--- flow/design.v ---
module mcs_bridge(
  input  [31:0] io_io_address,
  input         io_io_addr_strobe,
  input  [31:0] io_io_write_data,
  input         io_io_write_strobe,
  input  [3:0]  io_io_byte_enable,
  output [31:0] io_io_read_data,
  input         io_io_read_strobe,
  output        io_fp_video_cs,
                io_fp_mmio_cs,
                io_fp_write,
                io_fp_read,
  output [20:0] io_fp_addr,
  output [31:0] io_fp_wr_data,
  input  [31:0] io_fp_rd_data
);
  wire mcs_bridge_enable = io_io_address[31:24] == 8'hC0;
  assign io_io_read_data = io_fp_rd_data;
  assign io_fp_video_cs = mcs_bridge_enable & io_io_address[23];
  assign io_fp_mmio_cs = mcs_bridge_enable & ~(io_io_address[23]);
  assign io_fp_write = io_io_write_strobe;
  assign io_fp_read = io_io_read_strobe;
  assign io_fp_addr = io_io_address[22:2];
  assign io_fp_wr_data = io_io_write_data;
endmodule
module mmio_controller(
  input               io_fp_video_cs,
                      io_fp_mmio_cs,
                      io_fp_write,
                      io_fp_read,
  input  [20:0]       io_fp_addr,
  input  [31:0]       io_fp_wr_data,
  output [31:0]       io_fp_rd_data,
  output [63:0]       io_slot_cs,
  output [63:0][4:0]  io_slot_reg_addr,
  output [63:0][31:0] io_slot_write_data,
  output [63:0]       io_slot_write,
  input  [63:0][31:0] io_slot_read_data,
  output [63:0]       io_slot_read
);
  assign io_fp_rd_data = io_fp_read ? io_slot_read_data[io_fp_addr[10:5]] : 32'h0;
  assign io_slot_cs = io_fp_mmio_cs ? 64'h1 << io_fp_addr[10:5] : 64'h0;
  assign io_slot_reg_addr = {64{io_fp_addr[4:0]}};
  assign io_slot_write_data = {64{io_fp_wr_data}};
  assign io_slot_write = {64{io_fp_write}};
  assign io_slot_read = {64{io_fp_read}};
endmodule
module GPO(
  input                                          clock,
                                                 reset,
  input  [4:0]                                   slot_io_address,
  output [31:0]                                  slot_io_rd_data,
  input  [31:0]                                  slot_io_wr_data,
  input                                          slot_io_read,
                                                 slot_io_write,
                                                 slot_io_cs,
  output [15:0]                                  io
);
  reg [15:0] buf_gpo;
  always @(posedge clock) begin
    if (reset)
      buf_gpo <= 16'h0;
    else if (slot_io_write & slot_io_cs)
      buf_gpo <= slot_io_wr_data[15:0];
  end  
  assign slot_io_rd_data = {16'h0, buf_gpo};
  assign io = buf_gpo;
endmodule
module GPI(
  input         clock,
                reset,
  input  [4:0]  slot_io_address,
  output [31:0] slot_io_rd_data,
  input  [31:0] slot_io_wr_data,
  input         slot_io_read,
                slot_io_write,
                slot_io_cs,
  input  [15:0] io_data_in
);
  reg [31:0] buf_in;
  always @(posedge clock) begin
    if (reset)
      buf_in <= 32'h0;
    else
      buf_in <= {16'h0, io_data_in};
  end  
  assign slot_io_rd_data = buf_in;
endmodule
module timer(
  input         clock,
                reset,
  input  [4:0]  slot_io_address,
  output [31:0] slot_io_rd_data,
  input  [31:0] slot_io_wr_data,
  input         slot_io_read,
                slot_io_write,
                slot_io_cs
);
  reg [63:0] count;
  reg [31:0] config_reg;
  wire        wr_en = slot_io_write & slot_io_cs;
  always @(posedge clock) begin
    if (reset) begin
      count <= 64'h0;
      config_reg <= 32'h0;
    end
    else begin
      if (config_reg[0])
        count <= 64'h0;
      else if (wr_en & slot_io_address == 5'h1)
        count[31:0] <= slot_io_wr_data;
      else if (wr_en & slot_io_address == 5'h2)
        count[63:32] <= slot_io_wr_data;
      else if (config_reg[1])
        count <= count + 64'h1;
      if (slot_io_write & slot_io_cs & ~(|slot_io_address))
        config_reg <= slot_io_wr_data;
    end
  end  
  assign slot_io_rd_data =
    (|slot_io_address)
      ? (slot_io_address == 5'h1
           ? count[31:0]
           : slot_io_address == 5'h2 ? count[63:32] : 32'h0)
      : config_reg;
endmodule
module SevSegDisplay(
  input         clock,
                reset,
                io_enable_7seg,
  input  [31:0] io_display_data,
  output [7:0]  io_anode_select,
  output [6:0]  io_segs
);
  reg  [15:0]      anode_prescaler_c_value;
  reg  [2:0]       count;
  wire [7:0]       _GEN = io_enable_7seg ? ~(8'h1 << count) : 8'h1;
  wire [3:0]       digit =
    _GEN == 8'hFE
      ? io_display_data[3:0]
      : _GEN == 8'hFD
          ? io_display_data[7:4]
          : _GEN == 8'hFB
              ? io_display_data[11:8]
              : _GEN == 8'hF7
                  ? io_display_data[15:12]
                  : _GEN == 8'hEF
                      ? io_display_data[19:16]
                      : _GEN == 8'hDF
                          ? io_display_data[23:20]
                          : _GEN == 8'hBF
                              ? io_display_data[27:24]
                              : _GEN == 8'h7F ? io_display_data[31:28] : 4'h0;
  wire [6:0]       _GEN_0 = {3'h0, digit != 4'hE, 3'h6};
  wire [15:0][6:0] _GEN_1 =
    {{_GEN_0},
     {_GEN_0},
     {7'h21},
     {7'h46},
     {7'h3},
     {7'h8},
     {7'h10},
     {7'h0},
     {7'h78},
     {7'h2},
     {7'h12},
     {7'h19},
     {7'h30},
     {7'h24},
     {7'h79},
     {7'h40}};
  wire             anode_prescaler_wrap_wrap = anode_prescaler_c_value == 16'h9C3F;
  always @(posedge clock) begin
    if (reset) begin
      anode_prescaler_c_value <= 16'h0;
      count <= 3'h0;
    end
    else if (reset) begin
      anode_prescaler_c_value <= 16'h0;
      count <= 3'h0;
    end
    else begin
      if (io_enable_7seg) begin
        if (anode_prescaler_wrap_wrap)
          anode_prescaler_c_value <= 16'h0;
        else
          anode_prescaler_c_value <= anode_prescaler_c_value + 16'h1;
      end
      if (~reset & io_enable_7seg & anode_prescaler_wrap_wrap)
        count <= count + 3'h1;
    end
  end  
  assign io_anode_select = _GEN;
  assign io_segs = _GEN_1[digit];
endmodule
module SevSegDisplay_core(
  input                                                               clock,
                                                                      reset,
  input  [4:0]                                                        slot_io_address,
  output [31:0]                                                       slot_io_rd_data,
  input  [31:0]                                                       slot_io_wr_data,
  input                                                               slot_io_read,
                                                                      slot_io_write,
                                                                      slot_io_cs,
  output [14:0]                                                       io
);
  wire [7:0]  _seg7_io_anode_select;
  wire [6:0]  _seg7_io_segs;
  reg  [31:0] config_reg;
  wire        _GEN = slot_io_address == 5'h0;
  reg  [31:0] display_data;
  wire        _GEN_0 = slot_io_address == 5'h1;
  wire        wr_en = slot_io_write & slot_io_cs;
  always @(posedge clock) begin
    if (reset) begin
      config_reg <= 32'h0;
      display_data <= 32'h0;
    end
    else begin
      if (_GEN & wr_en)
        config_reg <= slot_io_wr_data;
      if (_GEN_0 & wr_en)
        display_data <= slot_io_wr_data;
    end
  end  
  SevSegDisplay seg7 (
    .clock           (clock),
    .reset           (reset),
    .io_enable_7seg  (config_reg[0]),
    .io_display_data (display_data),
    .io_anode_select (_seg7_io_anode_select),
    .io_segs         (_seg7_io_segs)
  );
  assign slot_io_rd_data = _GEN_0 ? display_data : _GEN ? config_reg : 32'h0;
  assign io = {_seg7_io_anode_select, _seg7_io_segs};
endmodule
module mmio_subsystem(
  input         clock,
                reset,
                io_fp_video_cs,
                io_fp_mmio_cs,
                io_fp_write,
                io_fp_read,
  input  [20:0] io_fp_addr,
  input  [31:0] io_fp_wr_data,
  output [31:0] io_fp_rd_data,
  input  [15:0] io_data_in,
  output [15:0] io_data_out,
  output [7:0]  io_anode_assert,
  output [6:0]  io_segs
);
  wire [31:0]       _sevenSegDisplay_slot_io_rd_data;
  wire [14:0]       _sevenSegDisplay_io;
  wire [31:0]       _timer_slot_io_rd_data;
  wire [31:0]       _gpi_slot_io_rd_data;
  wire [31:0]       _gpo_slot_io_rd_data;
  wire [15:0]       _gpo_io;
  wire [63:0]       _mmioController_io_slot_cs;
  wire [63:0][4:0]  _mmioController_io_slot_reg_addr;
  wire [63:0][31:0] _mmioController_io_slot_write_data;
  wire [63:0]       _mmioController_io_slot_write;
  wire [63:0]       _mmioController_io_slot_read;
  mmio_controller mmioController (
    .io_fp_video_cs     (io_fp_video_cs),
    .io_fp_mmio_cs      (io_fp_mmio_cs),
    .io_fp_write        (io_fp_write),
    .io_fp_read         (io_fp_read),
    .io_fp_addr         (io_fp_addr),
    .io_fp_wr_data      (io_fp_wr_data),
    .io_fp_rd_data      (io_fp_rd_data),
    .io_slot_cs         (_mmioController_io_slot_cs),
    .io_slot_reg_addr   (_mmioController_io_slot_reg_addr),
    .io_slot_write_data (_mmioController_io_slot_write_data),
    .io_slot_write      (_mmioController_io_slot_write),
    .io_slot_read_data
      ({{32'hFFFFFFFF},
        {32'hFFFFFFFF},
        {32'hFFFFFFFF},
        {32'hFFFFFFFF},
        {32'hFFFFFFFF},
        {32'hFFFFFFFF},
        {32'hFFFFFFFF},
        {32'hFFFFFFFF},
        {32'hFFFFFFFF},
        {32'hFFFFFFFF},
        {32'hFFFFFFFF},
        {32'hFFFFFFFF},
        {32'hFFFFFFFF},
        {32'hFFFFFFFF},
        {32'hFFFFFFFF},
        {32'hFFFFFFFF},
        {32'hFFFFFFFF},
        {32'hFFFFFFFF},
        {32'hFFFFFFFF},
        {32'hFFFFFFFF},
        {32'hFFFFFFFF},
        {32'hFFFFFFFF},
        {32'hFFFFFFFF},
        {32'hFFFFFFFF},
        {32'hFFFFFFFF},
        {32'hFFFFFFFF},
        {32'hFFFFFFFF},
        {32'hFFFFFFFF},
        {32'hFFFFFFFF},
        {32'hFFFFFFFF},
        {32'hFFFFFFFF},
        {32'hFFFFFFFF},
        {32'hFFFFFFFF},
        {32'hFFFFFFFF},
        {32'hFFFFFFFF},
        {32'hFFFFFFFF},
        {32'hFFFFFFFF},
        {32'hFFFFFFFF},
        {32'hFFFFFFFF},
        {32'hFFFFFFFF},
        {32'hFFFFFFFF},
        {32'hFFFFFFFF},
        {32'hFFFFFFFF},
        {32'hFFFFFFFF},
        {32'hFFFFFFFF},
        {32'hFFFFFFFF},
        {32'hFFFFFFFF},
        {32'hFFFFFFFF},
        {32'hFFFFFFFF},
        {32'hFFFFFFFF},
        {32'hFFFFFFFF},
        {32'hFFFFFFFF},
        {32'hFFFFFFFF},
        {32'hFFFFFFFF},
        {32'hFFFFFFFF},
        {32'hFFFFFFFF},
        {32'hFFFFFFFF},
        {32'hFFFFFFFF},
        {32'hFFFFFFFF},
        {32'hFFFFFFFF},
        {_sevenSegDisplay_slot_io_rd_data},
        {_timer_slot_io_rd_data},
        {_gpi_slot_io_rd_data},
        {_gpo_slot_io_rd_data}}),
    .io_slot_read       (_mmioController_io_slot_read)
  );
  GPO gpo (
    .clock           (clock),
    .reset           (reset),
    .slot_io_address (_mmioController_io_slot_reg_addr[6'h0]),
    .slot_io_rd_data (_gpo_slot_io_rd_data),
    .slot_io_wr_data (_mmioController_io_slot_write_data[6'h0]),
    .slot_io_read    (_mmioController_io_slot_read[0]),
    .slot_io_write   (_mmioController_io_slot_write[0]),
    .slot_io_cs      (_mmioController_io_slot_cs[0]),
    .io              (_gpo_io)
  );
  GPI gpi (
    .clock           (clock),
    .reset           (reset),
    .slot_io_address (_mmioController_io_slot_reg_addr[6'h1]),
    .slot_io_rd_data (_gpi_slot_io_rd_data),
    .slot_io_wr_data (_mmioController_io_slot_write_data[6'h1]),
    .slot_io_read    (_mmioController_io_slot_read[1]),
    .slot_io_write   (_mmioController_io_slot_write[1]),
    .slot_io_cs      (_mmioController_io_slot_cs[1]),
    .io_data_in      (io_data_in)
  );
  timer timer (
    .clock           (clock),
    .reset           (reset),
    .slot_io_address (_mmioController_io_slot_reg_addr[6'h2]),
    .slot_io_rd_data (_timer_slot_io_rd_data),
    .slot_io_wr_data (_mmioController_io_slot_write_data[6'h2]),
    .slot_io_read    (_mmioController_io_slot_read[2]),
    .slot_io_write   (_mmioController_io_slot_write[2]),
    .slot_io_cs      (_mmioController_io_slot_cs[2])
  );
  SevSegDisplay_core sevenSegDisplay (
    .clock           (clock),
    .reset           (reset),
    .slot_io_address (_mmioController_io_slot_reg_addr[6'h3]),
    .slot_io_rd_data (_sevenSegDisplay_slot_io_rd_data),
    .slot_io_wr_data (_mmioController_io_slot_write_data[6'h3]),
    .slot_io_read    (_mmioController_io_slot_read[3]),
    .slot_io_write   (_mmioController_io_slot_write[3]),
    .slot_io_cs      (_mmioController_io_slot_cs[3]),
    .io              (_sevenSegDisplay_io)
  );
  assign io_data_out = _gpo_io;
  assign io_anode_assert = _sevenSegDisplay_io[14:7];
  assign io_segs = _sevenSegDisplay_io[6:0];
endmodule
module Top(
  input         clock,
                reset,
  input  [31:0] io_address,
  input         io_addr_strobe,
  input  [31:0] io_write_data,
  input         io_write_strobe,
  input  [3:0]  io_byte_enable,
  input         io_read_strobe,
  output [31:0] io_read_data,
  input  [15:0] sw,
  output [15:0] led,
  output [7:0]  anode_assert,
  output [6:0]  segs
);
  wire [31:0] _mmioSubsystem_io_fp_rd_data;
  wire        _mcsBridge_io_fp_video_cs;
  wire        _mcsBridge_io_fp_mmio_cs;
  wire        _mcsBridge_io_fp_write;
  wire        _mcsBridge_io_fp_read;
  wire [20:0] _mcsBridge_io_fp_addr;
  wire [31:0] _mcsBridge_io_fp_wr_data;
  mcs_bridge mcsBridge (
    .io_io_address      (io_address),
    .io_io_addr_strobe  (io_addr_strobe),
    .io_io_write_data   (io_write_data),
    .io_io_write_strobe (io_write_strobe),
    .io_io_byte_enable  (io_byte_enable),
    .io_io_read_data    (io_read_data),
    .io_io_read_strobe  (io_read_strobe),
    .io_fp_video_cs     (_mcsBridge_io_fp_video_cs),
    .io_fp_mmio_cs      (_mcsBridge_io_fp_mmio_cs),
    .io_fp_write        (_mcsBridge_io_fp_write),
    .io_fp_read         (_mcsBridge_io_fp_read),
    .io_fp_addr         (_mcsBridge_io_fp_addr),
    .io_fp_wr_data      (_mcsBridge_io_fp_wr_data),
    .io_fp_rd_data      (_mmioSubsystem_io_fp_rd_data)
  );
  mmio_subsystem mmioSubsystem (
    .clock           (clock),
    .reset           (reset),
    .io_fp_video_cs  (_mcsBridge_io_fp_video_cs),
    .io_fp_mmio_cs   (_mcsBridge_io_fp_mmio_cs),
    .io_fp_write     (_mcsBridge_io_fp_write),
    .io_fp_read      (_mcsBridge_io_fp_read),
    .io_fp_addr      (_mcsBridge_io_fp_addr),
    .io_fp_wr_data   (_mcsBridge_io_fp_wr_data),
    .io_fp_rd_data   (_mmioSubsystem_io_fp_rd_data),
    .io_data_in      (sw),
    .io_data_out     (led),
    .io_anode_assert (anode_assert),
    .io_segs         (segs)
  );
endmodule
--- flow/config.mk ---
export PLATFORM = sky130hd
export DESIGN_NAME = Top
export DESIGN_NICKNAME = Top
export VERILOG_FILES = /design/flow/design.v
export SDC_FILE = /design/flow/constraint.sdc
export NUM_CORES = 4
export LEC_CHECK = 0
export CAP_MARGIN = 20
export CELL_PAD_IN_SITES_GLOBAL_PLACEMENT = 0
export CORE_MARGIN = 2
export CORE_UTILIZATION = 70
export CTS_CLUSTER_SIZE = 32
export MAX_ROUTING_LAYER = met5
export MIN_ROUTING_LAYER = met1
export PLACE_DENSITY = 0.63
export SLEW_MARGIN = 20
--- flow/constraint.sdc ---
create_clock -name core_clock -period 3.82 [get_ports {clock}]
set_input_delay 0.7640 -clock core_clock [delete_from_list [all_inputs] [get_ports {clock}]]
set_output_delay 0.7640 -clock core_clock [all_outputs]
set_load 0.01 [all_outputs]
--- flow/run.sh ---
#!/bin/bash
# the make line also repeats each setting of config.mk as NAME=value (left out here)
make -C /OpenROAD-flow-scripts/flow DESIGN_CONFIG=/design/flow/config.mk WORK_HOME=/design/flow/orfs CLKGATE_MAP_FILE= finish
==> changes_impl.md, run 1 <==
## Flow update

- Status: stopped before the end
- Fail Step: 5_1_grt
- Run Error: [ERROR GRT-0232] Routing congestion too high. Check the congestion heatmap in the GUI.
- Top logic family: simple AND/OR/NAND/NOR gates
- Adder Area Share: 1.39%
- Yosys warns: 5
- Registers, synthesis: 211
- Fraction of registers with async set/reset: 0%
- Chip area in the Yosys report: 11,700 um^2
- GRT Util Overall: 75.5%
- Top cells by area: dfxtp_1 36%, nand2_1 11%, a21oi_1 8.0%, clkbuf_1 3.4%, nor2_1 3.3%
- Main synth FF type: dfxtp_1
- Sequential-to-total area share from yosys stat: 36.1%
- Distinct cells, synth: 70
- CTS Buf Count: 23
- Rows: 47
- Area fraction in xor and xnor cells: 3.44%
- Syn avg cell area: 7.51 um^2
- Number of synthesized flops with an enable pin: 0
- Area leader, netlist: dfxtp_1
- Initial core utilization: 71.0%
- Commonest cells post-synth: 331 x nand2_1, 211 x dfxtp_1, 188 x a21oi_1, 106 x clkbuf_1, 102 x nor2_1
- Final HPWL DP: 28,500 um
- Core Region: 16,500 um^2
- # port buffers: 134
- Die Wd: 133 um
- Area leader share: 36.1%
- CTS Hold Buffers Added: 0
- Die height: 133 um
- Mapped Area: 11,700 um^2
- Die Size: 17,800 um^2
- Global route total overflow: 8
- Longest Clk Path Bufs: 3
- Yosys stat cell total: 1,558
- Syn nets: 1,660
- Root Buffer: clkbuf_16
- Clk sinks: 211
- Final GP Congestion: 1.00
- Complex Gates by Area: 22.0%
- And+or+nand+nor area frac: 28.7%
- Post-Syn Instances: 1,558
- Htree depth: 1
- Count leader, synth: nand2_1
- Mux share: 3.70%
- Ports: 152
## timing repair
action,CTS
pin swaps,24
buffers inserted,19
setup endpoints to repair,39
resized,141
cloned,2
## metal layers
layer	GRT usage, %	overflow
met4	73.2	6
met1	78.0	0
met2	91.6	1
met5	20.0	0
met3	59.1	1
## through the flow
stage               std cells  worst slack (ps)  area (um^2)  utilization, %
floorplan                1558              16.9        11700               -
global placement         1894              -340        13800            83.6
detailed placement       1894              -451        13800            83.6
CTS                      1955              -254        14900            90.6
==> inputs of run 2 (changes only) <==
CELL_PAD_IN_SITES_DETAIL_PLACEMENT = 1   (was unset)
CELL_PAD_IN_SITES_GLOBAL_PLACEMENT = unset   (was 0)
CORE_ASPECT_RATIO = 0.56   (was unset)
CORE_UTILIZATION = 25   (was 70)
CTS_CLUSTER_DIAMETER = 38   (was unset)
CTS_CLUSTER_SIZE = 45   (was 32)
GPL_TIMING_DRIVEN = 1   (was unset)
HOLD_SLACK_MARGIN = 0.27   (was unset)
MAX_ROUTING_LAYER = unset   (was met5)
MIN_ROUTING_LAYER = met2   (was met1)
PLACE_DENSITY = unset   (was 0.63)
PLACE_DENSITY_LB_ADDON = 0.19   (was unset)
SETUP_SLACK_MARGIN = 0.77   (was unset)
clock period = 5.1 ns   (was 3.82 ns; I/O delays follow)
==> changes_impl.md, run 2 <==
### Changed

- Critical Path AT: 3600 ps
- Core Region: 46,300 um^2 (was 16,500 um^2)
- Fraction of registers with async set/reset: 0% (unchanged)
- Residual DRC: 0
- Met2 wire length: 25,900 um
- Clk sinks: 211 (unchanged)
- Synthesis-to-layout area growth: 34.2%
- Fmax: 216 MHz
- LEAKAGE: 5.34 nW
- CP required: 4080 ps
- Complex Gates by Area: 22.0% (unchanged)
- Dpl ws: 110 ps (was -451 ps)
- Clk power: 2.14 mW
- Slew margin rel.: 4.48%
- First-pass GRT wire length: 86,200 um
- Fin cells: 2,336
- R2R Setup Slk: 1660 ps
- Via density: 7.49
- Dpl cell area: 13,800 um^2 (about the same)
- Area leader, netlist: dfxtp_1 (unchanged)
- Post-layout instance area: 15,700 um^2
- Area leader share: 36.1% (unchanged)
- Cells after DPL: 2,225 (was 1,894)
- Max-slew violations: 0
- Max incr delay on CP: 390 ps
- Cell Int Power: 2.93 mW
- Logic cell area: 7380 um^2
- Pin count of the biggest net entering global routing: 51
- Maximum vdd drop: 267 uV
- Min-Delay Path Depth: 2
- Global route total overflow: 0
- CTS Buf Count: 29 (was 23)
- CP bufs+invs: 6
- Final HPWL DP: 38,300 um (was 28,500 um)
- Log Warnings: 53
- Number of synthesized flops with an enable pin: 0 (unchanged)
- Fillers: 5,491
- Syn nets: 1,660 (unchanged)
- Clk latency of the worst-skew pair: 580 ps
- Mux share: 3.70% (unchanged)
- Routed via count: 17.5k
- Setup CP Type: register to output port
- Comb. pwr: 0.293 mW
- Worst Skew: 10.9 ps
- Least-Margin Pin Slew: 1420 ps
- Initial core utilization: 25.3% (was 71.0%)
- # nets final: 1,798
- Crit Reg-Reg Endpoint: mmioSubsystem.timer.count[60]
- Crit. End Element: output port
- Chip area in the Yosys report: 11,700 um^2 (unchanged)
- Total of max-cap violations: 0
- Slack of the critical path: 481 ps
- P_sw: 1.17 mW
- Area fraction in xor and xnor cells: 3.44% (unchanged)
- Max layer used: met5
- Met3 Routed Length: 27,100 um
- Critical path's top delay family: buffers and inverters
- Die height: 166 um (was 133 um)
- Hold Crit Class: register to register
- Total sequential power: 1.66 mW
- CP Max Fanout: 6
- Commonest cells post-synth: 331 x nand2_1, 211 x dfxtp_1, 188 x a21oi_1, 106 x clkbuf_1, 102 x nor2_1 (unchanged)
- PD cells: 261 nW/um^2
- Initial antenna violation count: 0
- Sw Ratio: 28.6%
- Post-Syn Instances: 1,558 (unchanged)
- Sequential power share: 40.5%
- Slowest stage cell, crit path: or3b_4
- Reg clk slew, reported paths: 70 ps
- Worst-path cell chain: ha_4 > ha_4 > nor3b_4 > buf_6 > nand4_1 > buf_4 > o22ai_2 > o32ai_2 > buf_4 > buf_6 > buf_6 > ha_4 > or3b_4 > o211ai_1 > buf_2
- Ports: 152 (unchanged)
- CTS Hold Buffers Added: 0 (unchanged)
- Top Consumer: the clock network
- Mapped Area: 11,700 um^2 (unchanged)
- Min Tclk post-route: 4620 ps
- CTS tree: done
- Clock network fraction of design power: 52.4%
- Total negative slack: 0 ps
- Top cells by area: dfxtp_1 36%, nand2_1 11%, a21oi_1 8.0%, clkbuf_1 3.4%, nor2_1 3.3% (unchanged)
- Worst Hold Launch: mmioSubsystem.timer.config_reg[2]
- Sequential-to-total area share from yosys stat: 36.1% (unchanged)
- RSZ-0062 raised after global routing: true
- WL met1: 0 um
- GRT Util Overall: 35.1%
- Pre-Repair DR Iteration Count: 12
- Final GP Congestion: 0.995 (was 1.00)
- Routed length per placed instance: 25.0 um
- Antenna Violating Nets Remaining: 0
- Setup crit start kind: register
- Rows: 59 (was 47)
- Die Wd: 293 um (was 133 um)
- Longest Clk Path Bufs: 3 (unchanged)
- Main synth FF type: dfxtp_1 (unchanged)
- Yosys warns: 5 (unchanged)
- Yosys stat cell total: 1,558 (unchanged)
- Crit path to: segs[4]
- Htree depth: 1 (unchanged)
- Vias in the first global route: 19.8k
- Reg2reg start: mmioSubsystem.timer.count[1]
- Worst R2R Path Depth: 7
- Combinational power share: 7.2%
- Syn avg cell area: 7.51 um^2 (unchanged)
- Die Size: 48,600 um^2 (was 17,800 um^2)
- Worst Hold End: mmioSubsystem.timer.config_reg[2]
- Fin. Hold Viols: 0
- And+or+nand+nor area frac: 28.7% (unchanged)
- Top logic family: simple AND/OR/NAND/NOR gates (unchanged)
- Number of setup violations in the final report: 0
- Distinct cells, synth: 70 (unchanged)
- Cycle use final: 90.6%
- Registers, synthesis: 211 (unchanged)
- Worst setup path start: mmioSubsystem.sevenSegDisplay.seg7.count[1]
- Count leader, synth: nand2_1 (unchanged)
- FF/Latch Area: 4230 um^2
- Total length of routed wires: 58,300 um
- Adder Area Share: 1.39% (unchanged)
- Critical Path Stages: 15
- # port buffers: 134 (unchanged)
- Status: complete, no violations (was stopped before the end)
- Starting DRT DRC Count: 2,969
- Root Buffer: clkbuf_16 (unchanged)
==> run 2: layout make-up <==
class	count	share of cell area, %
tap	610	4.86
clock inverter	22	1.36
antenna	7	0.112
sequential	211	27.0
clock buffer	32	4.82
inverter	18	0.478
multi-input combinational	1206	47.0
timing repair buffer	230	14.3
==> run 2: routing by layer <==
layer  GRT usage, %  up-vias
met5           17.7        -
met4           5.64       34
met3           51.4      571
met2           37.9     5277
met1              -     5815
li1               -     5792
==> run 2: metrics by stage <==
stage	power (mW)	hold WS, ps	utilization [%]
floorplan	1.79	432	-
global placement	1.97	438	29.7
detailed placement	1.97	445	29.7
CTS	4.05	454	33.3
global route	4.17	471	33.9
finish	4.09	452	33.9
==> run 2: what timing repair did <==
item | 4_1_cts | 5_1_grt
setup buffers | 36 | 10
pin swaps | 36 | 23
gates resized | 162 | 45
endpoints found under the setup margin | 39 | 38
hold endpoints to repair | 0 | 0
gates cloned | 2 | 2
==> inputs of run 3 (changes only) <==
CELL_PAD_IN_SITES_DETAIL_PLACEMENT = unset   (was 1)
CELL_PAD_IN_SITES_GLOBAL_PLACEMENT = 1   (was unset)
CORE_ASPECT_RATIO = unset   (was 0.56)
CORE_UTILIZATION = 22   (was 25)
CTS_CLUSTER_DIAMETER = unset   (was 38)
CTS_CLUSTER_SIZE = unset   (was 45)
GPL_TIMING_DRIVEN = unset   (was 1)
HOLD_SLACK_MARGIN = unset   (was 0.27)
MAX_ROUTING_LAYER = met5   (was unset)
SETUP_SLACK_MARGIN = unset   (was 0.77)
clock period = 3.82 ns   (was 5.1 ns; I/O delays follow)
==> changes_impl.md, run 3 <==
### Changed

- Critical path's top delay family: simple AND/OR/NAND/NOR gates (was buffers and inverters)
- LEAKAGE: 5.52 nW (was 5.34 nW)
- Registers, synthesis: 211 (unchanged)
- Slack of the critical path: -286 ps (was 481 ps)
- Status: finished with violations (was complete, no violations)
- RSZ-0062 raised after global routing: true (unchanged)
- Commonest cells post-synth: 331 x nand2_1, 211 x dfxtp_1, 188 x a21oi_1, 106 x clkbuf_1, 102 x nor2_1 (unchanged)
- Rows: 84 (was 59)
- Sequential power share: 41.5% (was 40.5%)
- Syn avg cell area: 7.51 um^2 (unchanged)
- Sequential-to-total area share from yosys stat: 36.1% (unchanged)
- Setup crit start kind: register (unchanged)
- Mux share: 3.70% (unchanged)
- Cell Int Power: 3.96 mW (was 2.93 mW)
- Routed via count: 17.1k (was 17.5k)
- CP Max Fanout: 6 (unchanged)
- # nets final: 1,838 (was 1,798)
- Max-slew violations: 0 (unchanged)
- Root Buffer: clkbuf_16 (unchanged)
- Antenna Violating Nets Remaining: 0 (unchanged)
- Hold Crit Class: register to register (unchanged)
- Fraction of registers with async set/reset: 0% (unchanged)
- Distinct cells, synth: 70 (unchanged)
- Worst Hold End: mmioSubsystem.timer.config_reg[2] (unchanged)
- Syn nets: 1,660 (unchanged)
- Worst Skew: 6.73 ps (was 10.9 ps)
- CP required: 3060 ps (was 4080 ps)
- Initial core utilization: 22.3% (was 25.3%)
- P_sw: 1.37 mW (was 1.17 mW)
- Worst R2R Path Depth: 7 (unchanged)
- PD cells: 334 nW/um^2 (was 261 nW/um^2)
- Final Power: 5.33 mW (was 4.09 mW)
- Cycle use final: 107% (was 90.6%)
- Initial antenna violation count: 1 (was 0)
- Clock network fraction of design power: 51.0% (was 52.4%)
- Htree depth: 1 (unchanged)
- Clk latency of the worst-skew pair: 570 ps (was 580 ps)
- Total length of routed wires: 54,300 um (was 58,300 um)
- Reg clk slew, reported paths: 60 ps (was 70 ps)
- Maximum vdd drop: 264 uV (was 267 uV)
- Via density: 7.00 (was 7.49)
- Pre-Repair DR Iteration Count: 6 (was 12)
- R2R Setup Slk: 780 ps (was 1660 ps)
- Min Tclk post-route: 4110 ps
- Final hold slack: 449 ps (was 452 ps)
- Crit. End Element: output port (unchanged)
- Top cells by area: dfxtp_1 36%, nand2_1 11%, a21oi_1 8.0%, clkbuf_1 3.4%, nor2_1 3.3% (unchanged)
- Number of setup violations in the final report: 7 (was 0)
- Pin count of the biggest net entering global routing: 71 (was 51)
- Chip area in the Yosys report: 11,700 um^2 (unchanged)
- Crit Reg-Reg Endpoint: mmioSubsystem.timer.count[60] (unchanged)
- Clk power: 2.72 mW (was 2.14 mW)
- CTS tree: done (unchanged)
- Clk sinks: 211 (unchanged)
- Mapped Area: 11,700 um^2 (unchanged)
- Critical Path Stages: 15 (unchanged)
- Combinational power share: 7.5% (was 7.2%)
- Layout violations: negative setup slack
- Final HPWL DP: 37,900 um (was 38,300 um)
- Yosys warns: 5 (unchanged)
- Global route total overflow: 0 (unchanged)
- Adder Area Share: 1.39% (unchanged)
- Complex Gates by Area: 22.0% (unchanged)
- Sw Ratio: 25.8% (was 28.6%)
- Residual DRC: 0 (unchanged)
- Total negative slack: -1840 ps (was 0 ps)
- Die Size: 55,000 um^2 (was 48,600 um^2)
- Ports: 152 (unchanged)
- Most common cell on crit path: buf_6
- Longest Clk Path Bufs: 3 (unchanged)
- Routed length per placed instance: 22.2 um (was 25.0 um)
- Least-Margin Pin Slew: 996 ps (was 1420 ps)
- Setup CP Type: register to output port (unchanged)
- Number of synthesized flops with an enable pin: 0 (unchanged)
- Post-Syn Instances: 1,558 (unchanged)
- Count leader, synth: nand2_1 (unchanged)
- Fmax: 244 MHz
- Fillers: 5,681 (was 5,491)
- Worst setup path start: mmioSubsystem.sevenSegDisplay.seg7.count[1] (unchanged)
- Fin. Hold Viols: 0 (unchanged)
- Final GP Congestion: 0.894 (was 0.995)
- Starting DRT DRC Count: 2,757 (was 2,969)
- Slew margin rel.: 33.0% (was 4.48%)
- Min-Delay Path Depth: 2 (unchanged)
- CTS Buf Count: 28 (was 29)
- Yosys stat cell total: 1,558 (unchanged)
- First-pass GRT wire length: 79,800 um (was 86,200 um)
- Area fraction in xor and xnor cells: 3.44% (unchanged)
- Synthesis-to-layout area growth: 36.5% (was 34.2%)
- Dpl ws: -459 ps (was 110 ps)
- Critical Path AT: 3340 ps (was 3600 ps)
- Area leader share: 36.1% (unchanged)
- Core Region: 52,600 um^2 (was 46,300 um^2)
- Worst-path cell chain: buf_6 > inv_6 > ha_4 > buf_6 > or4bb_4 > nor3_2 > a31oi_1 > a211oi_1 > or3_4 > inv_2 > ha_2 > buf_4 > mux2i_1 > o22ai_1 > buf_2 (was ha_4 > ha_4 > nor3b_4 > buf_6 > nand4_1 > buf_4 > o22ai_2 > o32ai_2 > buf_4 > buf_6 > buf_6 > ha_4 > or3b_4 > o211ai_1 > buf_2)
- Worst Hold Launch: mmioSubsystem.timer.config_reg[2] (unchanged)
- Total of max-cap violations: 0 (unchanged)
- GRT Util Overall: 29.4% (was 35.1%)
- Comb. pwr: 0.400 mW (was 0.293 mW)
- Area leader, netlist: dfxtp_1 (unchanged)
- Log Warnings: 53 (unchanged)
- Top logic family: simple AND/OR/NAND/NOR gates (unchanged)
- Reg2reg start: mmioSubsystem.timer.count[2] (was mmioSubsystem.timer.count[1])
- CP bufs+invs: 6 (unchanged)
- Total sequential power: 2.21 mW (was 1.66 mW)
- Vias in the first global route: 18.5k (was 19.8k)
- Die Wd: 235 um (was 293 um)
- Main synth FF type: dfxtp_1 (unchanged)
- Top Consumer: the clock network (unchanged)
- Die height: 235 um (was 166 um)
- Max incr delay on CP: 550 ps (was 390 ps)
- # port buffers: 134 (unchanged)
- And+or+nand+nor area frac: 28.7% (unchanged)
- Crit path to: segs[6] (was segs[4])
- Slowest stage cell, crit path: or4bb_4 (was or3b_4)
==> run 3: layout make-up <==
type                            instances  area, um^2  share of cell area [%]
Antenna cell                            1        2.50                  0.0157
Clock buffer                           44         862                    5.40
Clock inverter                          4        47.5                   0.298
Inverter                               18        75.1                   0.470
Multi-Input combinational cell       1206        7330                    45.9
Sequential cell                       211        4230                    26.5
Tap cell                              688         861                    5.39
Timing Repair Buffer                  271        2560                    16.0
==> run 3: timing repair <==
item,in CTS,in global routing
hold buffers,0,0
endpoints found under the setup margin,39,31
pin swaps,37,22
buffers inserted,9,6
resized,146,62
cloned,1,0
==> run 3: per-layer routing <==
layer	up-vias	routed length [um]	track usage, %
met1	5878	0	-
met2	4959	27000	34.8
met4	25	3470	3.30
met3	392	23100	40.7
met5	-	731	11.4
li1	5854	-	-
==> run 3: per-stage QoR <==
stage	util, %	instances	cell area [um^2]
after floorplan	-	1558	11700
after global placement	27.7	2379	14600
after detailed placement	27.7	2379	14600
after CTS	30.0	2436	15800
after global routing	30.4	2442	16000
final	30.4	2443	16000
==> inputs of run 4 (changes only) <==
ABC_AREA = 1   (was unset)
CAP_MARGIN = 5   (was 20)
CELL_PAD_IN_SITES_GLOBAL_PLACEMENT = unset   (was 1)
CORE_UTILIZATION = 72   (was 22)
CTS_CLUSTER_DIAMETER = 97   (was unset)
MAX_ROUTING_LAYER = unset   (was met5)
MIN_ROUTING_LAYER = unset   (was met2)
PLACE_DENSITY_LB_ADDON = unset   (was 0.19)
clock period = 0.995 ns   (was 3.82 ns; I/O delays follow)
==> changes_impl.md, run 4 <==
## Flow update

- Status: stopped before the end (was finished with violations)
- Fail Step: 3_5_place_dp
- Run Error: [ERROR DPL-0038] Utilization greater than 100%, impossible to legalize
- Initial core utilization: 73.4% (was 22.3%)
- Number of synthesized flops with an enable pin: 0 (unchanged)
- Yosys stat cell total: 1,965 (was 1,558)
- Die Wd: 136 um (was 235 um)
- Post-Syn Instances: 1,965 (was 1,558)
- Complex Gates by Area: 23.6% (was 22.0%)
- Area leader share: 33.5% (was 36.1%)
- Commonest cells post-synth: 312 x nand2_1, 298 x inv_1, 215 x a21oi_1, 211 x dfxtp_1, 189 x nor2_1 (was 331 x nand2_1, 211 x dfxtp_1, 188 x a21oi_1, 106 x clkbuf_1, 102 x nor2_1)
- Mux share: 0% (was 3.70%)
- Area fraction in xor and xnor cells: 1.67% (was 3.44%)
- And+or+nand+nor area frac: 27.5% (was 28.7%)
- Final GP Congestion: 1.18 (was 0.894)
- Top logic family: simple AND/OR/NAND/NOR gates (unchanged)
- Count leader, synth: nand2_1 (unchanged)
- # port buffers: 134 (unchanged)
- Distinct cells, synth: 43 (was 70)
- Die Size: 18,600 um^2 (was 55,000 um^2)
- Adder Area Share: 1.29% (was 1.39%)
- Syn avg cell area: 6.41 um^2 (was 7.51 um^2)
- Ports: 152 (unchanged)
- Sequential-to-total area share from yosys stat: 33.5% (was 36.1%)
- Die height: 136 um (was 235 um)
- Chip area in the Yosys report: 12,600 um^2 (was 11,700 um^2)
- Rows: 48 (was 84)
- Core Region: 17,200 um^2 (was 52,600 um^2)
- Registers, synthesis: 211 (unchanged)
- Mapped Area: 12,600 um^2 (was 11,700 um^2)
- Yosys warns: 5 (unchanged)
- Syn nets: 2,067 (was 1,660)
- Area leader, netlist: dfxtp_1 (unchanged)
- Main synth FF type: dfxtp_1 (unchanged)
- Top cells by area: dfxtp_1 34%, nand2_1 9.3%, inv_1 8.9%, a21oi_1 8.5%, o21ai_0 6.9% (was dfxtp_1 36%, nand2_1 11%, a21oi_1 8.0%, clkbuf_1 3.4%, nor2_1 3.3%)
- Fraction of registers with async set/reset: 0% (unchanged)
[run 4: metrics by stage]
stage          instances  instance area, um^2  setup WS [ps]  power (mW)  TNS (ps)
3_3_place_gp        2675                18400          -1760        10.3   -296840
2_1_floorplan       1965                13800          -1290        9.34   -126450
==> inputs of run 5 (changes only) <==
ABC_AREA = unset   (was 1)
CAP_MARGIN = 20   (was 5)
CORE_UTILIZATION = 67   (was 72)
CTS_CLUSTER_DIAMETER = unset   (was 97)
CTS_CLUSTER_SIZE = 37   (was unset)
clock period = 3.81 ns   (was 0.995 ns; I/O delays follow)
==> changes_impl.md, run 5 <==
### Changed

- Number of synthesized flops with an enable pin: 0 (unchanged)
- Die Wd: 136 um (about the same)
- CTS Buf Count: 23
- Hold Crit Class: register to register
- Final GP Congestion: 1.00 (was 1.18)
- Setup CP Type: register to output port
- Max layer used: met5
- Residual DRC: 0
- RSZ-0062 raised after global routing: true
- Clock network fraction of design power: 48.0%
- Pin count of the biggest net entering global routing: 79
- Fraction of registers with async set/reset: 0% (unchanged)
- Layout violations: negative setup slack
- P_sw: 1.27 mW
- Met2 wire length: 22,100 um
- Status: finished with violations (was stopped before the end)
- Initial antenna violation count: 21
- Synthesis-to-layout area growth: 31.2%
- Comb. pwr: 0.404 mW
- Mapped Area: 11,700 um^2 (was 12,600 um^2)
- Area leader, netlist: dfxtp_1 (unchanged)
- Post-Syn Instances: 1,558 (was 1,965)
- LEAKAGE: 5.47 nW
- Area leader share: 36.1% (was 33.5%)
- Met3 Routed Length: 10,900 um
- PD cells: 329 nW/um^2
- Rows: 48 (unchanged)
- Reg2reg start: mmioSubsystem.timer.count[35]
- Crit Reg-Reg Endpoint: mmioSubsystem.timer.count[57]
- Crit path to: segs[4]
- Critical path's top delay family: simple AND/OR/NAND/NOR gates
- First-pass GRT wire length: 79,100 um
- Distinct cells, synth: 70 (was 43)
- Cells after DPL: 1,905
- Commonest cells post-synth: 331 x nand2_1, 211 x dfxtp_1, 188 x a21oi_1, 106 x clkbuf_1, 102 x nor2_1 (was 312 x nand2_1, 298 x inv_1, 215 x a21oi_1, 211 x dfxtp_1, 189 x nor2_1)
- Initial core utilization: 68.1% (was 73.4%)
- Core Region: 17,200 um^2 (unchanged)
- Critical Path AT: 3590 ps
- Cell Int Power: 3.79 mW
- Yosys warns: 5 (unchanged)
- Complex Gates by Area: 22.0% (was 23.6%)
- Vias in the first global route: 13.6k
- # port buffers: 134 (unchanged)
- Longest Clk Path Bufs: 3
- Main synth FF type: dfxtp_1 (unchanged)
- Syn avg cell area: 7.51 um^2 (was 6.41 um^2)
- CP Max Fanout: 5
- Htree depth: 1
- Final HPWL DP: 28,900 um
- Total sequential power: 2.22 mW
- Slew margin rel.: 26.0%
- Die height: 136 um (about the same)
- Fin. Hold Viols: 0
- And+or+nand+nor area frac: 28.7% (was 27.5%)
- Sequential power share: 44.0%
- WL met1: 17,600 um
- Top Consumer: the clock network
- Min Tclk post-route: 4350 ps
- Routed length per placed instance: 29.2 um
- CP required: 3050 ps
- Die Size: 18,500 um^2 (was 18,600 um^2)
- Routed via count: 15.3k
- Critical Path Stages: 13
- Total length of routed wires: 58,200 um
- CP bufs+invs: 3
- Fin cells: 1,990
- Yosys stat cell total: 1,558 (was 1,965)
- Antenna Violating Nets Remaining: 0
- Cycle use final: 114%
- Worst Hold End: mmioSubsystem.timer.config_reg[18]
- Starting DRT DRC Count: 3,926
- Global route total overflow: 0
- Setup crit start kind: register
- CTS tree: done
- Worst Skew: 25.2 ps
- Slack of the critical path: -544 ps
- Clk latency of the worst-skew pair: 540 ps
- Total of max-cap violations: 0
- Syn nets: 1,660 (was 2,067)
- Count leader, synth: nand2_1 (unchanged)
- Sequential-to-total area share from yosys stat: 36.1% (was 33.5%)
- Ports: 152 (unchanged)
- Maximum vdd drop: 469 uV
- Pre-Repair DR Iteration Count: 14
- Root Buffer: clkbuf_16
- Fmax: 230 MHz
- Log Warnings: 56
- Via density: 7.68
- Top cells by area: dfxtp_1 36%, nand2_1 11%, a21oi_1 8.0%, clkbuf_1 3.4%, nor2_1 3.3% (was dfxtp_1 34%, nand2_1 9.3%, inv_1 8.9%, a21oi_1 8.5%, o21ai_0 6.9%)
- Least-Margin Pin Slew: 1100 ps
- R2R Setup Slk: 640 ps
- Area fraction in xor and xnor cells: 3.44% (was 1.67%)
- Number of setup violations in the final report: 19
- Sw Ratio: 25.1%
- Slowest stage cell, crit path: or3_4
- Worst R2R Path Depth: 7
- GRT Util Overall: 56.3%
- Max incr delay on CP: 410 ps
- Worst-path cell chain: ha_4 > ha_4 > nor4b_4 > buf_4 > o21ai_1 > a31oi_2 > a211oi_2 > or3_4 > buf_6 > ha_4 > or3b_4 > o211ai_1 > buf_2
- Clk power: 2.43 mW
- Reg clk slew, reported paths: 60 ps
- Max-slew violations: 0
- Crit. End Element: output port
- Combinational power share: 8.0%
- Most common cell on crit path: ha_4
- Top logic family: simple AND/OR/NAND/NOR gates (unchanged)
- Final hold slack: 455 ps
- Chip area in the Yosys report: 11,700 um^2 (was 12,600 um^2)
- Mux share: 3.70% (was 0%)
- Adder Area Share: 1.39% (was 1.29%)
- # nets final: 1,834
- Clk sinks: 211
- Worst setup path start: mmioSubsystem.sevenSegDisplay.seg7.count[1]
- Registers, synthesis: 211 (unchanged)
- Worst Hold Launch: mmioSubsystem.timer.config_reg[18]
- Min-Delay Path Depth: 2
run 5: stage by stage:
stage	util [%]	total power, mW	setup slack [ps]	cell area, um^2	setup TNS, ps
after floorplan	-	2.40	8.94	11700	0
after CTS	87.8	4.93	-260	15100	-1420
after detailed placement	80.4	2.62	-467	13800	-13370
after global placement	80.4	2.62	-376	13800	-11610
after global routing	89.2	5.09	-582	15300	-4320
final	89.3	5.05	-544	15300	-4380
run 5: layer usage:
layer | up-vias | global-route usage (%)
met3 | 761 | 29.5
met4 | 20 | 44.7
li1 | 5923 | -
met1 | 6663 | 61.8
met5 | - | 21.9
met2 | 1919 | 78.9
run 5: layout make-up:
| class | instances | area (um^2) |
|---|---|---|
| clock buffer | 32 | 659 |
| timing repair buffer | 272 | 2520 |
| multi-input combinational | 1206 | 7400 |
| sequential | 211 | 4230 |
| fill | 781 | 1830 |
| inverter | 18 | 72.6 |
| clock inverter | 10 | 138 |
| antenna | 16 | 40.0 |
| tap | 225 | 282 |
run 5: what timing repair did:
action | 4_1_cts | 5_1_grt
buffers inserted | 21 | 7
setup endpoints to repair | 39 | 25
pin swaps | 20 | 16
resized | 160 | 60
cloned | 1 | 0
hold buffers | 0 | 0
==> inputs of run 6 (changes only) <==
ABC_AREA = 1   (was unset)
CORE_UTILIZATION = 65   (was 67)
CTS_CLUSTER_DIAMETER = 374   (was unset)
CTS_CLUSTER_SIZE = 98   (was 37)
clock period = 2.74 ns   (was 3.81 ns; I/O delays follow)
==> changes_impl.md, run 6 <==
## Flow update

- Status: stopped before the end (was finished with violations)
- Die Size: 20,500 um^2 (was 18,500 um^2)
- And+or+nand+nor area frac: 27.5% (was 28.7%)
- Top cells by area: dfxtp_1 34%, nand2_1 9.3%, inv_1 8.9%, a21oi_1 8.5%, o21ai_0 6.9% (was dfxtp_1 36%, nand2_1 11%, a21oi_1 8.0%, clkbuf_1 3.4%, nor2_1 3.3%)
- Global route total overflow: 84
- Htree depth: 1 (unchanged)
- CTS Buf Count: 6 (was 23)
- Yosys warns: 5 (unchanged)
- Die height: 143 um (was 136 um)
- Core Region: 18,900 um^2 (was 17,200 um^2)
- Final HPWL DP: 36,300 um (was 28,900 um)
- Yosys stat cell total: 1,965 (was 1,558)
- Fraction of registers with async set/reset: 0% (unchanged)
- Syn avg cell area: 6.41 um^2 (was 7.51 um^2)
- Root Buffer: clkbuf_16 (unchanged)
- # port buffers: 134 (unchanged)
- Top logic family: simple AND/OR/NAND/NOR gates (unchanged)
- Fail Step: 5_1_grt
- Rows: 50 (was 48)
- Final GP Congestion: 1.15 (was 1.00)
- CTS Hold Buffers Added: 0 (unchanged)
- Number of synthesized flops with an enable pin: 0 (unchanged)
- Main synth FF type: dfxtp_1 (unchanged)
- Distinct cells, synth: 43 (was 70)
- Commonest cells post-synth: 312 x nand2_1, 298 x inv_1, 215 x a21oi_1, 211 x dfxtp_1, 189 x nor2_1 (was 331 x nand2_1, 211 x dfxtp_1, 188 x a21oi_1, 106 x clkbuf_1, 102 x nor2_1)
- GRT Util Overall: 79.6%
- Area fraction in xor and xnor cells: 1.67% (was 3.44%)
- Post-Syn Instances: 1,965 (was 1,558)
- Adder Area Share: 1.29% (was 1.39%)
- Die Wd: 143 um (was 136 um)
- Ports: 152 (unchanged)
- Count leader, synth: nand2_1 (unchanged)
- Dpl cell area: 15,100 um^2 (was 13,800 um^2)
- Area leader share: 33.5% (was 36.1%)
- Sequential-to-total area share from yosys stat: 33.5% (was 36.1%)
- Run Error: [ERROR GRT-0232] Routing congestion too high. Check the congestion heatmap in the GUI.
- Chip area in the Yosys report: 12,600 um^2 (was 11,700 um^2)
- Initial core utilization: 66.7% (was 68.1%)
- Mapped Area: 12,600 um^2 (was 11,700 um^2)
- Longest Clk Path Bufs: 3 (unchanged)
- Mux share: 0% (was 3.70%)
- Clk sinks: 211 (unchanged)
- Complex Gates by Area: 23.6% (was 22.0%)
- Syn nets: 2,067 (was 1,660)
- Registers, synthesis: 211 (unchanged)
- Area leader, netlist: dfxtp_1 (unchanged)
## run 6: repair_timing
action / CTS
gates cloned: 6
endpoints found under the setup margin: 46
resized: 304
buffers inserted: 27
pin swaps: 63
## run 6: metrics by stage
| step | worst slack (ps) | cells | setup TNS [ps] | util (%) | power [mW] |
|---|---|---|---|---|---|
| after CTS | -849 | 2427 | -7890 | 85.1 | 5.08 |
| after detailed placement | -765 | 2386 | -28720 | 80.0 | 3.67 |
| after global placement | -670 | 2386 | -23010 | 80.0 | 3.67 |
| after floorplan | -24.7 | 1965 | -24.7 | - | 3.36 |
## run 6: layer usage
metal | global-route usage, % | overflow
met1 | 80.9 | 3
met3 | 68.6 | 3
met5 | 32.1 | 0
met2 | 93.0 | 35
met4 | 75.2 | 43
==> inputs of run 7 (changes only) <==
ABC_AREA = unset   (was 1)
CAP_MARGIN = 0   (was 20)
CELL_PAD_IN_SITES_GLOBAL_PLACEMENT = 0   (was unset)
CORE_UTILIZATION = 72   (was 65)
CTS_CLUSTER_DIAMETER = 197   (was 374)
CTS_CLUSTER_SIZE = 49   (was 98)
MAX_ROUTING_LAYER = met5   (was unset)
MIN_ROUTING_LAYER = met1   (was unset)
PLACE_DENSITY = 0.4   (was unset)
SETUP_SLACK_MARGIN = 0.1   (was unset)
clock period = 1.73 ns   (was 2.74 ns; I/O delays follow)
==> changes_impl.md, run 7 <==
## Flow update

- Main synth FF type: dfxtp_1 (unchanged)
- Post-Syn Instances: 1,558 (was 1,965)
- Chip area in the Yosys report: 11,700 um^2 (was 12,600 um^2)
- Adder Area Share: 1.39% (was 1.29%)
- # port buffers: 134 (unchanged)
- Distinct cells, synth: 70 (was 43)
- Yosys stat cell total: 1,558 (was 1,965)
- Initial core utilization: 73.6% (was 66.7%)
- Complex Gates by Area: 22.0% (was 23.6%)
- Area leader share: 36.1% (was 33.5%)
- Top cells by area: dfxtp_1 36%, nand2_1 11%, a21oi_1 8.0%, clkbuf_1 3.4%, nor2_1 3.3% (was dfxtp_1 34%, nand2_1 9.3%, inv_1 8.9%, a21oi_1 8.5%, o21ai_0 6.9%)
- Area leader, netlist: dfxtp_1 (unchanged)
- Die Wd: 131 um (was 143 um)
- Mux share: 3.70% (was 0%)
- Mapped Area: 11,700 um^2 (was 12,600 um^2)
- And+or+nand+nor area frac: 28.7% (was 27.5%)
- Core Region: 15,900 um^2 (was 18,900 um^2)
- Die height: 131 um (was 143 um)
- Rows: 46 (was 50)
- Die Size: 17,300 um^2 (was 20,500 um^2)
- Fail Step: 3_5_place_dp (was 5_1_grt)
- Final GP Congestion: 1.07 (was 1.15)
- Commonest cells post-synth: 331 x nand2_1, 211 x dfxtp_1, 188 x a21oi_1, 106 x clkbuf_1, 102 x nor2_1 (was 312 x nand2_1, 298 x inv_1, 215 x a21oi_1, 211 x dfxtp_1, 189 x nor2_1)
- Area fraction in xor and xnor cells: 3.44% (was 1.67%)
- Syn avg cell area: 7.51 um^2 (was 6.41 um^2)
- Registers, synthesis: 211 (unchanged)
- Count leader, synth: nand2_1 (unchanged)
- Top logic family: simple AND/OR/NAND/NOR gates (unchanged)
- Run Error: [ERROR DPL-0033] detailed placement checks failed during check placement. (was [ERROR GRT-0232] Routing congestion too high. Check the congestion heatmap in the GUI.)
- Yosys warns: 5 (unchanged)
- Status: stopped before the end (unchanged)
- Syn nets: 1,660 (was 2,067)
- Ports: 152 (unchanged)
- Sequential-to-total area share from yosys stat: 36.1% (was 33.5%)
- Fraction of registers with async set/reset: 0% (unchanged)
- Number of synthesized flops with an enable pin: 0 (unchanged)
run 7: through the flow:
stage | setup TNS [ps] | hold WS [ps]
after global placement | -199910 | 440
after floorplan | -103170 | 432
==> inputs of run 8 (changes only) <==
CAP_MARGIN = 35   (was 0)
CELL_PAD_IN_SITES_GLOBAL_PLACEMENT = unset   (was 0)
CORE_UTILIZATION = 68   (was 72)
CTS_CLUSTER_DIAMETER = 27   (was 197)
CTS_CLUSTER_SIZE = 36   (was 49)
HOLD_SLACK_MARGIN = -0.08   (was unset)
MAX_ROUTING_LAYER = unset   (was met5)
MIN_ROUTING_LAYER = unset   (was met1)
PLACE_DENSITY = unset   (was 0.4)
SETUP_SLACK_MARGIN = 1.04   (was 0.1)
clock period = 3.79 ns   (was 1.73 ns; I/O delays follow)
==> changes_impl.md, run 8 <==
## Flow update

- Yosys warns: 5 (unchanged)
- Commonest cells post-synth: 331 x nand2_1, 211 x dfxtp_1, 188 x a21oi_1, 106 x clkbuf_1, 102 x nor2_1 (unchanged)
- Final HPWL DP: 28,100 um
- Yosys stat cell total: 1,558 (unchanged)
- Mapped Area: 11,700 um^2 (unchanged)
- Rows: 47 (was 46)
- And+or+nand+nor area frac: 28.7% (unchanged)
- Die Wd: 135 um (was 131 um)
- Distinct cells, synth: 70 (unchanged)
- Area leader, netlist: dfxtp_1 (unchanged)
- Top cells by area: dfxtp_1 36%, nand2_1 11%, a21oi_1 8.0%, clkbuf_1 3.4%, nor2_1 3.3% (unchanged)
- Mux share: 3.70% (unchanged)
- Area fraction in xor and xnor cells: 3.44% (unchanged)
- Initial core utilization: 70.0% (was 73.6%)
- Top logic family: simple AND/OR/NAND/NOR gates (unchanged)
- Registers, synthesis: 211 (unchanged)
- Count leader, synth: nand2_1 (unchanged)
- Syn avg cell area: 7.51 um^2 (unchanged)
- Status: stopped before the end (unchanged)
- Chip area in the Yosys report: 11,700 um^2 (unchanged)
- Cells after DPL: 1,874
- Ports: 152 (unchanged)
- Post-Syn Instances: 1,558 (unchanged)
- Die height: 135 um (was 131 um)
- Core Region: 16,700 um^2 (was 15,900 um^2)
- # port buffers: 134 (unchanged)
- Main synth FF type: dfxtp_1 (unchanged)
- Die Size: 18,300 um^2 (was 17,300 um^2)
- Fraction of registers with async set/reset: 0% (unchanged)
- Area leader share: 36.1% (unchanged)
- Run Error: [ERROR DPL-0038] Utilization greater than 100%, impossible to legalize (was [ERROR DPL-0033] detailed placement checks failed during check placement.)
- Final GP Congestion: 0.994 (was 1.07)
- Number of synthesized flops with an enable pin: 0 (unchanged)
- Syn nets: 1,660 (unchanged)
- Adder Area Share: 1.39% (unchanged)
- Fail Step: 4_1_cts (was 3_5_place_dp)
- Sequential-to-total area share from yosys stat: 36.1% (unchanged)
- Complex Gates by Area: 22.0% (unchanged)
==> run 8: metrics by stage <==
step	setup WS, ps	instance area, um^2
2_1_floorplan	459	12000
3_3_place_gp	-232	13800
3_5_place_dp	-283	13800
==> inputs of run 9 (changes only) <==
CAP_MARGIN = 20   (was 35)
CELL_PAD_IN_SITES_DETAIL_PLACEMENT = 1   (was unset)
CORE_ASPECT_RATIO = 0.56   (was unset)
CORE_UTILIZATION = 71   (was 68)
CTS_CLUSTER_DIAMETER = 38   (was 27)
CTS_CLUSTER_SIZE = unset   (was 36)
GPL_TIMING_DRIVEN = 1   (was unset)
HOLD_SLACK_MARGIN = 0.27   (was -0.08)
MIN_ROUTING_LAYER = met2   (was unset)
PLACE_DENSITY_LB_ADDON = 0.19   (was unset)
SETUP_SLACK_MARGIN = unset   (was 1.04)
clock period = 5.1 ns   (was 3.79 ns; I/O delays follow)
==> changes_impl.md, run 9 <==
## Flow update

- Chip area in the Yosys report: 11,700 um^2 (unchanged)
- Area leader share: 36.1% (unchanged)
- Die Size: 17,600 um^2 (was 18,300 um^2)
- Sequential-to-total area share from yosys stat: 36.1% (unchanged)
- # port buffers: 134 (unchanged)
- Fraction of registers with async set/reset: 0% (unchanged)
- Final GP Congestion: 1.16 (was 0.994)
- Status: stopped before the end (unchanged)
- Ports: 152 (unchanged)
- Area leader, netlist: dfxtp_1 (unchanged)
- Distinct cells, synth: 70 (unchanged)
- Mux share: 3.70% (unchanged)
- Fail Step: 3_5_place_dp (was 4_1_cts)
- Yosys stat cell total: 1,558 (unchanged)
- And+or+nand+nor area frac: 28.7% (unchanged)
- Syn avg cell area: 7.51 um^2 (unchanged)
- Top cells by area: dfxtp_1 36%, nand2_1 11%, a21oi_1 8.0%, clkbuf_1 3.4%, nor2_1 3.3% (unchanged)
- Yosys warns: 5 (unchanged)
- Adder Area Share: 1.39% (unchanged)
- Core Region: 16,300 um^2 (was 16,700 um^2)
- Rows: 35 (was 47)
- Count leader, synth: nand2_1 (unchanged)
- Area fraction in xor and xnor cells: 3.44% (unchanged)
- Complex Gates by Area: 22.0% (unchanged)
- Post-Syn Instances: 1,558 (unchanged)
- Commonest cells post-synth: 331 x nand2_1, 211 x dfxtp_1, 188 x a21oi_1, 106 x clkbuf_1, 102 x nor2_1 (unchanged)
- Registers, synthesis: 211 (unchanged)
- Run Error: [ERROR DPL-0033] detailed placement checks failed during check placement. (was [ERROR DPL-0038] Utilization greater than 100%, impossible to legalize)
- Die Wd: 176 um (was 135 um)
- Number of synthesized flops with an enable pin: 0 (unchanged)
- Mapped Area: 11,700 um^2 (unchanged)
- Initial core utilization: 71.8% (was 70.0%)
- Top logic family: simple AND/OR/NAND/NOR gates (unchanged)
- Die height: 100 um (was 135 um)
- Syn nets: 1,660 (unchanged)
- Main synth FF type: dfxtp_1 (unchanged)
## run 9: stage by stage
stage	power (mW)	setup slack, ps	instances	hold slack [ps]	area, um^2
after global placement	1.94	353	1834	437	13200
after floorplan	1.79	820	1558	432	11700
==> inputs of run 10 (changes only) <==
CELL_PAD_IN_SITES_DETAIL_PLACEMENT = unset   (was 1)
CELL_PAD_IN_SITES_GLOBAL_PLACEMENT = 1   (was unset)
CORE_ASPECT_RATIO = unset   (was 0.56)
CORE_UTILIZATION = 58   (was 71)
CTS_CLUSTER_DIAMETER = unset   (was 38)
GPL_TIMING_DRIVEN = unset   (was 1)
HOLD_SLACK_MARGIN = unset   (was 0.27)
MAX_ROUTING_LAYER = met5   (was unset)
MIN_ROUTING_LAYER = met1   (was met2)
SETUP_SLACK_MARGIN = 0.47   (was unset)
clock period = 2.35 ns   (was 5.1 ns; I/O delays follow)
==> changes_impl.md, run 10 <==
## Flow update

- Status: stopped before the end (unchanged)
- Fail Step: 3_3_place_gp (was 3_5_place_dp)
- Run Error: [ERROR FLW-0024] Place density exceeds 1.0 (current PLACE_DENSITY_LB_ADDON =  0.19). Please check if the value of  PLACE_DENSITY_LB_ADDON is between 0 and 0.99. (was [ERROR DPL-0033] detailed placement checks failed during check placement.)
- Rows: 51 (was 35)
- Commonest cells post-synth: 331 x nand2_1, 211 x dfxtp_1, 188 x a21oi_1, 106 x clkbuf_1, 102 x nor2_1 (unchanged)
- Syn nets: 1,660 (unchanged)
- Yosys warns: 5 (unchanged)
- Top cells by area: dfxtp_1 36%, nand2_1 11%, a21oi_1 8.0%, clkbuf_1 3.4%, nor2_1 3.3% (unchanged)
- Number of synthesized flops with an enable pin: 0 (unchanged)
- Post-Syn Instances: 1,558 (unchanged)
- Syn avg cell area: 7.51 um^2 (unchanged)
- Die Wd: 146 um (was 176 um)
- Distinct cells, synth: 70 (unchanged)
- Core Region: 19,700 um^2 (was 16,300 um^2)
- Die height: 146 um (was 100 um)
- Sequential-to-total area share from yosys stat: 36.1% (unchanged)
- Chip area in the Yosys report: 11,700 um^2 (unchanged)
- Registers, synthesis: 211 (unchanged)
- Area leader, netlist: dfxtp_1 (unchanged)
- Mux share: 3.70% (unchanged)
- Die Size: 21,300 um^2 (was 17,600 um^2)
- Ports: 152 (unchanged)
- Complex Gates by Area: 22.0% (unchanged)
- Mapped Area: 11,700 um^2 (unchanged)
- Area fraction in xor and xnor cells: 3.44% (unchanged)
- Adder Area Share: 1.39% (unchanged)
- Fraction of registers with async set/reset: 0% (unchanged)
- Area leader share: 36.1% (unchanged)
- Count leader, synth: nand2_1 (unchanged)
- Main synth FF type: dfxtp_1 (unchanged)
- And+or+nand+nor area frac: 28.7% (unchanged)
- Yosys stat cell total: 1,558 (unchanged)
- Initial core utilization: 59.5% (was 71.8%)
- Top logic family: simple AND/OR/NAND/NOR gates (unchanged)
==> inputs of run 11 (changes only) <==
ABC_AREA = 1   (was unset)
CELL_PAD_IN_SITES_GLOBAL_PLACEMENT = unset   (was 1)
CORE_UTILIZATION = 65   (was 58)
MAX_ROUTING_LAYER = unset   (was met5)
MIN_ROUTING_LAYER = unset   (was met1)
PLACE_DENSITY_LB_ADDON = unset   (was 0.19)
SETUP_SLACK_MARGIN = unset   (was 0.47)
clock period = 2.78 ns   (was 2.35 ns; I/O delays follow)
==> changes_impl.md, run 11 <==
## Flow update

- Area fraction in xor and xnor cells: 1.67% (was 3.44%)
- Yosys warns: 5 (unchanged)
- Initial core utilization: 66.7% (was 59.5%)
- Run Error: [ERROR GRT-0232] Routing congestion too high. Check the congestion heatmap in the GUI. (was [ERROR FLW-0024] Place density exceeds 1.0 (current PLACE_DENSITY_LB_ADDON =  0.19). Please check if the value of  PLACE_DENSITY_LB_ADDON is between 0 and 0.99.)
- Syn nets: 2,067 (was 1,660)
- Root Buffer: clkbuf_16
- Number of synthesized flops with an enable pin: 0 (unchanged)
- Ports: 152 (unchanged)
- Fail Step: 5_1_grt (was 3_3_place_gp)
- Core Region: 18,900 um^2 (was 19,700 um^2)
- Mux share: 0% (was 3.70%)
- Top cells by area: dfxtp_1 34%, nand2_1 9.3%, inv_1 8.9%, a21oi_1 8.5%, o21ai_0 6.9% (was dfxtp_1 36%, nand2_1 11%, a21oi_1 8.0%, clkbuf_1 3.4%, nor2_1 3.3%)
- Fraction of registers with async set/reset: 0% (unchanged)
- Longest Clk Path Bufs: 3
- Final GP Congestion: 1.17
- Area leader, netlist: dfxtp_1 (unchanged)
- Rows: 50 (was 51)
- Chip area in the Yosys report: 12,600 um^2 (was 11,700 um^2)
- Complex Gates by Area: 23.6% (was 22.0%)
- Die Size: 20,500 um^2 (was 21,300 um^2)
- Count leader, synth: nand2_1 (unchanged)
- Area leader share: 33.5% (was 36.1%)
- Commonest cells post-synth: 312 x nand2_1, 298 x inv_1, 215 x a21oi_1, 211 x dfxtp_1, 189 x nor2_1 (was 331 x nand2_1, 211 x dfxtp_1, 188 x a21oi_1, 106 x clkbuf_1, 102 x nor2_1)
- Syn avg cell area: 6.41 um^2 (was 7.51 um^2)
- And+or+nand+nor area frac: 27.5% (was 28.7%)
- Mapped Area: 12,600 um^2 (was 11,700 um^2)
- Global route total overflow: 101
- GRT Util Overall: 79.4%
- Main synth FF type: dfxtp_1 (unchanged)
- Status: stopped before the end (unchanged)
- Post-Syn Instances: 1,965 (was 1,558)
- Adder Area Share: 1.29% (was 1.39%)
- CTS Buf Count: 24
- Dpl ws: -774 ps
- Yosys stat cell total: 1,965 (was 1,558)
- Die Wd: 143 um (was 146 um)
- CTS Hold Buffers Added: 0
- Htree depth: 1
- Clk sinks: 211
- Registers, synthesis: 211 (unchanged)
- Die height: 143 um (was 146 um)
- # port buffers: 134
- Sequential-to-total area share from yosys stat: 33.5% (was 36.1%)
- Top logic family: simple AND/OR/NAND/NOR gates (unchanged)
- Distinct cells, synth: 43 (was 70)
- Final HPWL DP: 35,900 um
- Dpl cell area: 15,100 um^2
[run 11: metrics by stage]
stage               TNS [ps]  power, mW  cells
floorplan                  0       3.31   1965
global placement      -21560       3.60   2383
detailed placement    -23530       3.61   2383
CTS                    -5030       6.70   2443
[run 11: per-layer routing]
layer	overflow	track usage, %
met1	6	79.5
met2	36	94.2
met3	3	67.2
met4	56	76.7
met5	0	34.6
[run 11: timing repair]
item,in CTS
pin swaps,50
resized,264
endpoints found under the setup margin,41
cloned,4
endpoints found under the hold margin,0
setup buffers,16
Power is estimated from default activity; no workload was simulated.
